==> job 2321 <==
// milestone1
module milestone1 (
	input logic CLOCK_50_I,                    
	input logic resetn,
	input  logic            M1_en,
	output  logic            M1_end,
	output logic   [17:0]   SRAM_address,
	input  logic   [15:0]   SRAM_read_data,
	output logic   [15:0]   SRAM_write_data,
	output logic            SRAM_we_n
);
export LEC_CHECK = 0
export ABC_AREA = 0
export CAP_MARGIN = 30
export CORE_MARGIN = 2
export CORE_UTILIZATION = 68
export CTS_CLUSTER_DIAMETER = 156
export CTS_CLUSTER_SIZE = 29
export MAX_ROUTING_LAYER = met4
export SETUP_SLACK_MARGIN = 2.24
export SLEW_MARGIN = 5
create_clock -name core_clock -period 7.71 [get_ports {CLOCK_50_I}]
run.sh (not shown) runs the stock make flow with config.mk's settings and CLKGATE_MAP_FILE=.
==> inputs of job 3298, as changes to job 2321 <==
- ABC_AREA: 0 -> 1
- CAP_MARGIN: 30 -> 20
- CORE_UTILIZATION: 68 -> 40
- CTS_CLUSTER_DIAMETER: 156 -> 185
- CTS_CLUSTER_SIZE: 29 -> unset
- MAX_ROUTING_LAYER: met4 -> unset
- SETUP_SLACK_MARGIN: 2.24 -> unset
- SLEW_MARGIN: 5 -> 20
==> flow/constraint.sdc (replaced) <==
create_clock -name core_clock -period 13.0 [get_ports {CLOCK_50_I}]
set_input_delay 2.6000 -clock core_clock [delete_from_list [all_inputs] [get_ports {CLOCK_50_I}]]
set_output_delay 2.6000 -clock core_clock [all_outputs]
set_load 0.01 [all_outputs]
==> inputs of job 661, as changes to job 2321 <==
- ABC_AREA: 0 -> unset
- CAP_MARGIN: 30 -> 15
- CORE_UTILIZATION: 68 -> 65
- CTS_CLUSTER_DIAMETER: 156 -> unset
- CTS_CLUSTER_SIZE: 29 -> unset
- MAX_ROUTING_LAYER: met4 -> unset
- SETUP_SLACK_MARGIN: 2.24 -> unset
- SLEW_MARGIN: 5 -> 20
- TNS_END_PERCENT: unset -> 10
==> flow/constraint.sdc (replaced) <==
create_clock -name core_clock -period 8.48 [get_ports {CLOCK_50_I}]
set_input_delay 1.6960 -clock core_clock [delete_from_list [all_inputs] [get_ports {CLOCK_50_I}]]
set_output_delay 1.6960 -clock core_clock [all_outputs]
set_load 0.01 [all_outputs]
==> comparison table <==
Outcome: job 3298 no timing/DRC/antenna violations; job 2321 did not finish; job 661 finished with violations
Stage where the flow stopped: job 3298 -; job 2321 global routing; job 661 -
Layout check failures: job 3298 -; job 2321 -; job 661 negative setup slack
Flop share of the area: job 3298 0.212; job 2321 -; job 661 0.186
Layout non-clock buf frac: job 3298 0.0143; job 2321 -; job 661 0.161
Horizontal die size: job 3298 413 um; job 2321 308 um; job 661 315 um
Average wire length per cell after detail routing: job 3298 19.6 um; job 2321 -; job 661 25.2 um
Final worst clock skew: job 3298 0.0346 ns; job 2321 -; job 661 0.0362 ns
Largest type area fraction: job 3298 0.223; job 2321 0.237; job 661 0.237
Capturing element type of the critical path: job 3298 flip-flop; job 2321 -; job 661 flip-flop
Distinct cells, synth: job 3298 80; job 2321 116; job 661 116
Yosys stat cell total: job 3298 9347; job 2321 7323; job 661 7323
Number of multi-input combinational cells in the layout: job 3298 6666; job 2321 -; job 661 5491
Post-layout nets: job 3298 10300; job 2321 -; job 661 9702
Overall via count from detail_route: job 3298 63000; job 2321 -; job 661 67100
Max incr delay on CP: job 3298 0.87 ns; job 2321 -; job 661 0.66 ns
Smallest hold slack: job 3298 0.473 ns; job 2321 -; job 661 0.460 ns
Total placed instance area: job 3298 69700 um^2; job 2321 77200 um^2; job 661 75000 um^2
Worst-path clk slew: job 3298 0.06 ns; job 2321 -; job 661 0.06 ns
DRC violations left: job 3298 0; job 2321 -; job 661 0


==> try-maple <==
Starting RTL as in the previous note.
==> flow/config.mk <==
export PLATFORM = sky130hd
export DESIGN_NAME = milestone1
export DESIGN_NICKNAME = milestone1
export VERILOG_FILES = /design/flow/design.v
export SDC_FILE = /design/flow/constraint.sdc
export NUM_CORES = 4
export LEC_CHECK = 0
export ABC_AREA = 0
export CAP_MARGIN = 15
export CORE_MARGIN = 2
export CORE_UTILIZATION = 72
export CTS_CLUSTER_DIAMETER = 400
export CTS_CLUSTER_SIZE = 14
export HOLD_SLACK_MARGIN = 0.29
export SETUP_SLACK_MARGIN = -0.55
export SLEW_MARGIN = 20
==> flow/constraint.sdc <==
create_clock -name core_clock -period 5.43 [get_ports {CLOCK_50_I}]
set_input_delay 1.0860 -clock core_clock [delete_from_list [all_inputs] [get_ports {CLOCK_50_I}]]
set_output_delay 1.0860 -clock core_clock [all_outputs]
set_load 0.01 [all_outputs]
==> try-onyx (differences from try-maple) <==
==> flow/config.mk (replaced) <==
export PLATFORM = sky130hd
export DESIGN_NAME = milestone1
export DESIGN_NICKNAME = milestone1
export VERILOG_FILES = /design/flow/design.v
export SDC_FILE = /design/flow/constraint.sdc
export NUM_CORES = 4
export LEC_CHECK = 0
export ABC_AREA = 1
export CAP_MARGIN = 20
export CORE_MARGIN = 2
export CORE_UTILIZATION = 72
export CTS_CLUSTER_DIAMETER = 363
export CTS_CLUSTER_SIZE = 96
export PLACE_DENSITY = 0.41
export SLEW_MARGIN = 20
==> flow/constraint.sdc (replaced) <==
create_clock -name core_clock -period 7.03 [get_ports {CLOCK_50_I}]
set_input_delay 1.4060 -clock core_clock [delete_from_list [all_inputs] [get_ports {CLOCK_50_I}]]
set_output_delay 1.4060 -clock core_clock [all_outputs]
set_load 0.01 [all_outputs]
==> try-zinc (differences from try-maple) <==
==> flow/config.mk (replaced) <==
export PLATFORM = sky130hd
export DESIGN_NAME = milestone1
export DESIGN_NICKNAME = milestone1
export VERILOG_FILES = /design/flow/design.v
export SDC_FILE = /design/flow/constraint.sdc
export NUM_CORES = 4
export LEC_CHECK = 0
export CAP_MARGIN = 20
export CORE_MARGIN = 2
export CORE_UTILIZATION = 65
export SLEW_MARGIN = 20
==> flow/constraint.sdc (replaced) <==
create_clock -name core_clock -period 10.2 [get_ports {CLOCK_50_I}]
set_input_delay 2.0400 -clock core_clock [delete_from_list [all_inputs] [get_ports {CLOCK_50_I}]]
set_output_delay 2.0400 -clock core_clock [all_outputs]
set_load 0.01 [all_outputs]
==> try-xenon (differences from try-maple) <==
==> flow/config.mk (replaced) <==
export PLATFORM = sky130hd
export DESIGN_NAME = milestone1
export DESIGN_NICKNAME = milestone1
export VERILOG_FILES = /design/flow/design.v
export SDC_FILE = /design/flow/constraint.sdc
export NUM_CORES = 4
export LEC_CHECK = 0
export CAP_MARGIN = 20
export CORE_MARGIN = 2
export CORE_UTILIZATION = 40
export SETUP_SLACK_MARGIN = 1.73
export SLEW_MARGIN = 20
==> flow/constraint.sdc (replaced) <==
create_clock -name core_clock -period 12.5 [get_ports {CLOCK_50_I}]
set_input_delay 2.5000 -clock core_clock [delete_from_list [all_inputs] [get_ports {CLOCK_50_I}]]
set_output_delay 2.5000 -clock core_clock [all_outputs]
set_load 0.01 [all_outputs]
==> flow_summary.toml <==
# generated from flow reports
[run_status]
status = "stopped before the end"
lastStage = "global routing"
firstError = "[ERROR GRT-0116] Global routing finished with congestion. Check the congestion regions in the DRC Viewer."

[synthesis]
aoi_share_pct = 15.1
fa_ha_area_share_pct = 23.1

[clock_tree]
cts_inserted_buffers = 10
That was try-onyx.
==> flow_summary.toml <==
# implementation run metrics
[floorplan]
taps = 2058

[clock_tree]
cts_inserted_buffers = 75

[worst_setup_path]
cp.arrival_ps = 10990
ff2ff_setup_slack_ps = 2110
rr_startpoint = "state[4]"

[synthesis]
fa_ha_area_share_pct = 24.9

[sta]
period_minus_slack_ps = 10390

[grt]
grt_max_degree = 130

[run_status]
status = "finished clean"
That was try-xenon.
==> flow_summary.toml <==
# implementation run metrics
[worst_hold_path]
min_to = "UPrime[6]"

[synthesis]
yosys_area_mm2 = 0.0627
fa_ha_area_share_pct = 24.9
aoi_share_pct = 20.4

[sta]
fin_skew_ps = 28.2

[route]
drtPass1Iterations = 9

[finish]
inverters = 875

[run_status]
status = "finished clean"
That was try-zinc.
==> flow_summary.toml <==
# generated from flow reports
[clock_tree]
cts_inserted_buffers = 49
postCtsHoldBufs = 0

[synthesis]
mux_share_pct = 2.32
fa_ha_area_share_pct = 24.9
aoi_share_pct = 20.4

[run_status]
status = "stopped before the end"
firstError = "[ERROR GRT-0116] Global routing finished with congestion. Check the congestion regions in the DRC Viewer."
lastStage = "global routing"
That was try-maple.
